Design sig_altmult_add, start of the top module:
module sig_altmult_add
(
	input signed [15:0] dataa, datab, datac, datad,
	input 		clock, aclr,
	output reg 	[32:0] result
);
clock: 4.01 ns
lec_check: 0
abc_area: 0
cap_margin: 20
core_aspect_ratio: 0.5
core_margin: 2
core_utilization: 68
cts_cluster_diameter: 301
cts_cluster_size: 99
slew_margin: 20
tns_end_percent: 5
run.sh (not shown) runs the stock make flow with config.mk's settings and CLKGATE_MAP_FILE=.
The baseline finished but fails on setup timing.
==> next run, changes <==
Settings changed: ABC_AREA 0 to not set, CELL_PAD_IN_SITES_GLOBAL_PLACEMENT set to 2, CORE_ASPECT_RATIO 0.5 to not set, CORE_UTILIZATION 68 to 40, CTS_CLUSTER_DIAMETER 301 to not set, CTS_CLUSTER_SIZE 99 to not set, TNS_END_PERCENT 5 to not set.
Clock period 4.01 ns to 11.5 ns, I/O delays scaled along.
This time the run finished clean. Die size rose by 68%. Fmax fell by 11%. Setup slack improved by 6.7 ns. Routed wire length fell by 6.7%. Critical path depth fell by 3. Count of clock-buffer cells in the layout rose by 1. Hold slack improved by 0.017 ns. Cell area fell by 10%.

* * *

sig_altmult_add again, from the RTL that the note above started with.
Settings: LEC_CHECK=0, CAP_MARGIN=25, CORE_ASPECT_RATIO=1.22, CORE_MARGIN=3, CORE_UTILIZATION=40, CTS_CLUSTER_SIZE=48, GPL_TIMING_DRIVEN=0, SLEW_MARGIN=20; clock period 7.0 ns.
Edit:
==> flow/config.mk (replaced) <==
export PLATFORM = sky130hd
export DESIGN_NAME = sig_altmult_add
export DESIGN_NICKNAME = sig_altmult_add
export VERILOG_FILES = /design/flow/design.v
export SDC_FILE = /design/flow/constraint.sdc
export NUM_CORES = 4
export LEC_CHECK = 0
export ABC_AREA = 1
export CAP_MARGIN = 5
export CELL_PAD_IN_SITES_DETAIL_PLACEMENT = 0
export CELL_PAD_IN_SITES_GLOBAL_PLACEMENT = 1
export CORE_ASPECT_RATIO = 1.02
export CORE_MARGIN = 3
export CORE_UTILIZATION = 24
export CTS_CLUSTER_SIZE = 21
export GPL_TIMING_DRIVEN = 1
export SLEW_MARGIN = 10
export TNS_END_PERCENT = 45
Result:
- The changed run went through all stages and came out clean
- routed wire length came out higher by about 20%
- worst setup slack gains 730 ps
- critical path depth stays the same
- synthesized cell count came out higher by 39%
- worst hold slack gains 28 ps
- utilization came out lower by 18 points
- maximum frequency came out higher by about 12%
- non-clock buffer count came out lower by 64
- design area came out higher by 11%
Edit:
==> flow/config.mk (replaced) <==
export PLATFORM = sky130hd
export DESIGN_NAME = sig_altmult_add
export DESIGN_NICKNAME = sig_altmult_add
export VERILOG_FILES = /design/flow/design.v
export SDC_FILE = /design/flow/constraint.sdc
export NUM_CORES = 4
export LEC_CHECK = 0
export CAP_MARGIN = 20
export CORE_ASPECT_RATIO = 1.74
export CORE_MARGIN = 2
export CORE_UTILIZATION = 45
export CTS_CLUSTER_DIAMETER = 140
export CTS_CLUSTER_SIZE = 100
export HOLD_SLACK_MARGIN = -0.08
export SLEW_MARGIN = 20
Hold slack is better by 4.8 ps.
Synthesized area is lower by 9.3%.
Cell area fell by about 10%.
Cell count went down by 33%.
Edit:
==> flow/config.mk (replaced) <==
export PLATFORM = sky130hd
export DESIGN_NAME = sig_altmult_add
export DESIGN_NICKNAME = sig_altmult_add
export VERILOG_FILES = /design/flow/design.v
export SDC_FILE = /design/flow/constraint.sdc
export NUM_CORES = 4
export LEC_CHECK = 0
export ABC_AREA = 0
export CAP_MARGIN = 5
export CELL_PAD_IN_SITES_DETAIL_PLACEMENT = 0
export CORE_ASPECT_RATIO = 1.02
export CORE_MARGIN = 3
export CORE_UTILIZATION = 40
export CTS_CLUSTER_SIZE = 21
export GPL_TIMING_DRIVEN = 1
export SLEW_MARGIN = 10
export TNS_END_PERCENT = 45
What happened: Clock skew stays flat; design area stays flat; clock-buffer cell count came out higher by 1; worst setup slack gets worse by 49 ps; core utilization came out lower by 4.9 points; sequential share of layout area is about the same; critical path depth came out lower by 1.
Edit:
==> flow/config.mk (replaced) <==
export PLATFORM = sky130hd
export DESIGN_NAME = sig_altmult_add
export DESIGN_NICKNAME = sig_altmult_add
export VERILOG_FILES = /design/flow/design.v
export SDC_FILE = /design/flow/constraint.sdc
export NUM_CORES = 4
export LEC_CHECK = 0
export ABC_AREA = 1
export CAP_MARGIN = 20
export CORE_ASPECT_RATIO = 1.74
export CORE_MARGIN = 2
export CORE_UTILIZATION = 45
export CTS_CLUSTER_DIAMETER = 259
export CTS_CLUSTER_SIZE = 100
export HOLD_SLACK_MARGIN = -0.08
export SLEW_MARGIN = 20
export TNS_END_PERCENT = 25
Final cell count is higher by a quarter to a third.
Non-clock buffer count is higher by 6.
Design area is higher by a little under a tenth.
Synthesized cell count is higher by well over a third.
Fmax is higher by a little under a tenth.
Wire length is higher by a quarter to a third.
Area after synthesis is higher by roughly a tenth.
Worst hold slack loses 11 ps.
Edit:
==> flow/config.mk (replaced) <==
export PLATFORM = sky130hd
export DESIGN_NAME = sig_altmult_add
export DESIGN_NICKNAME = sig_altmult_add
export VERILOG_FILES = /design/flow/design.v
export SDC_FILE = /design/flow/constraint.sdc
export NUM_CORES = 4
export LEC_CHECK = 0
export CAP_MARGIN = 20
export CORE_ASPECT_RATIO = 0.95
export CORE_MARGIN = 2
export CORE_UTILIZATION = 45
export CTS_CLUSTER_DIAMETER = 231
export CTS_CLUSTER_SIZE = 100
export GPL_ROUTABILITY_DRIVEN = 0
export HOLD_SLACK_MARGIN = 0.27
export SLEW_MARGIN = 20
export TNS_END_PERCENT = 35
Result: Hold slack improves by 33 ps; global-route usage decreases by 4.3 points; cell count is lower by a quarter to a third; die area is lower by roughly a tenth; synthesized area is lower by roughly a tenth; final area goes down by a little under a tenth.

* * *

The RTL this note starts from:
==> flow/design.v <==
module sig_altmult_add
(
	input signed [15:0] dataa, datab, datac, datad,
	input 		clock, aclr,
	output reg 	[32:0] result
);
	reg signed	[15:0] dataa_reg, datab_reg, datac_reg, datad_reg;
	reg signed	[31:0] mult0_result, mult1_result;
	always @ (posedge clock or posedge aclr) begin
    	if (aclr) begin
			dataa_reg <= {16{1'b0}};
			datab_reg <= {16{1'b0}};
			datac_reg <= {16{1'b0}};
			datad_reg <= {16{1'b0}};
			mult0_result <= {32{1'b0}};
			mult1_result <= {32{1'b0}};
			result <= {33{1'b0}};
		end
		else begin
			dataa_reg <= dataa;
			datab_reg <= datab;
			datac_reg <= datac;
			datad_reg <= datad;
			mult0_result <= dataa_reg * datab_reg;
			mult1_result <= datac_reg * datad_reg;
			result <= mult0_result + mult1_result;
		end
	end
endmodule
Settings: LEC_CHECK=0, ABC_AREA=1, CAP_MARGIN=10, CELL_PAD_IN_SITES_DETAIL_PLACEMENT=0, CORE_ASPECT_RATIO=0.5, CORE_MARGIN=2, CORE_UTILIZATION=63, CTS_CLUSTER_DIAMETER=266, CTS_CLUSTER_SIZE=100, GPL_ROUTABILITY_DRIVEN=0, MAX_ROUTING_LAYER=met5, MIN_ROUTING_LAYER=met1, PLACE_DENSITY=0.44, SETUP_SLACK_MARGIN=-0.52, SLEW_MARGIN=20, TNS_END_PERCENT=10; clock period 5.24 ns.
The first run ran to the end with violations: negative setup slack.
Next try:
Settings changed: CORE_ASPECT_RATIO 0.5 to not set, CORE_UTILIZATION 63 to 38, PLACE_DENSITY 0.44 to not set, PLACE_DENSITY_LB_ADDON set to 0.3.
The new run completed, yet does not pass: negative setup slack.
First-iteration DRC count climbs by about 9%.
Worst setup slack gains 0.029 ns.
Area after synthesis is unchanged.
Critical path depth is unchanged.
Synthesized cell count stays the same.
Die area climbs by 64%.
Clock skew climbs by 0.020 ns.
Non-clock buffer count climbs by 20.
Core utilization drops by 28 points.
Next try:
Settings changed: CELL_PAD_IN_SITES_DETAIL_PLACEMENT 0 to 2, CELL_PAD_IN_SITES_GLOBAL_PLACEMENT set to 3, CORE_MARGIN 2 to 5, CORE_UTILIZATION 38 to 47, CTS_CLUSTER_DIAMETER 266 to 60, CTS_CLUSTER_SIZE 100 to not set, GPL_ROUTABILITY_DRIVEN 0 to 1, GPL_TIMING_DRIVEN set to 0, HOLD_SLACK_MARGIN set to 0.15, MAX_ROUTING_LAYER met5 to met4, MIN_ROUTING_LAYER met1 to met2, PLACE_DENSITY set to 0.52, PLACE_DENSITY_LB_ADDON 0.3 to not set, SETUP_SLACK_MARGIN -0.52 to 0.72, TNS_END_PERCENT 10 to not set.
What happened: The new run died in global placement without I/O; die area came out lower by 15%; synthesized area is unchanged; synthesized cell count is unchanged.
Next try:
Settings changed: CELL_PAD_IN_SITES_DETAIL_PLACEMENT 2 to 0, CELL_PAD_IN_SITES_GLOBAL_PLACEMENT 3 to 2, CORE_MARGIN 5 to 2, CORE_UTILIZATION 47 to 35, CTS_CLUSTER_DIAMETER 60 to 266, CTS_CLUSTER_SIZE set to 100, GPL_ROUTABILITY_DRIVEN 1 to 0, GPL_TIMING_DRIVEN 0 to not set, HOLD_SLACK_MARGIN 0.15 to not set, MAX_ROUTING_LAYER met4 to met5, MIN_ROUTING_LAYER met2 to met1, PLACE_DENSITY 0.52 to 0.95, SETUP_SLACK_MARGIN 0.72 to -0.52, TNS_END_PERCENT set to 10.
With this change the flow finished but failed the layout checks on negative setup slack; synthesized cell count stays the same; die size grows by about 27%; area after synthesis does not change.
Next try:
Settings changed: CELL_PAD_IN_SITES_GLOBAL_PLACEMENT 2 to not set, CORE_UTILIZATION 35 to 53, GPL_ROUTABILITY_DRIVEN 0 to 1, PLACE_DENSITY 0.95 to not set, PLACE_DENSITY_LB_ADDON set to 0.1.
Outcome:
- The changed run finished but failed the layout checks on negative setup slack
- fmax drops by about 2%
- non-clock buffer count climbs by 5
- hold slack loses 0.031 ns
Next try:
Settings changed: CORE_UTILIZATION 53 to 67, GPL_ROUTABILITY_DRIVEN 1 to 0, HOLD_SLACK_MARGIN set to 0.28, PLACE_DENSITY_LB_ADDON 0.1 to 0.3.
=>
- The changed run ran to the end with violations: negative setup slack
- design area shrinks by 2.0%
- count of clock-buffer cells in the layout stays the same
- critical path depth falls by 2
- routed wire length is lower by 7.0%
- worst setup slack improved by 0.065 ns
- register-to-register slack gets better by 0.07 ns
- via count came out higher by 2.0%
- global-route usage grows by 5.0 points
- synthesized area does not change
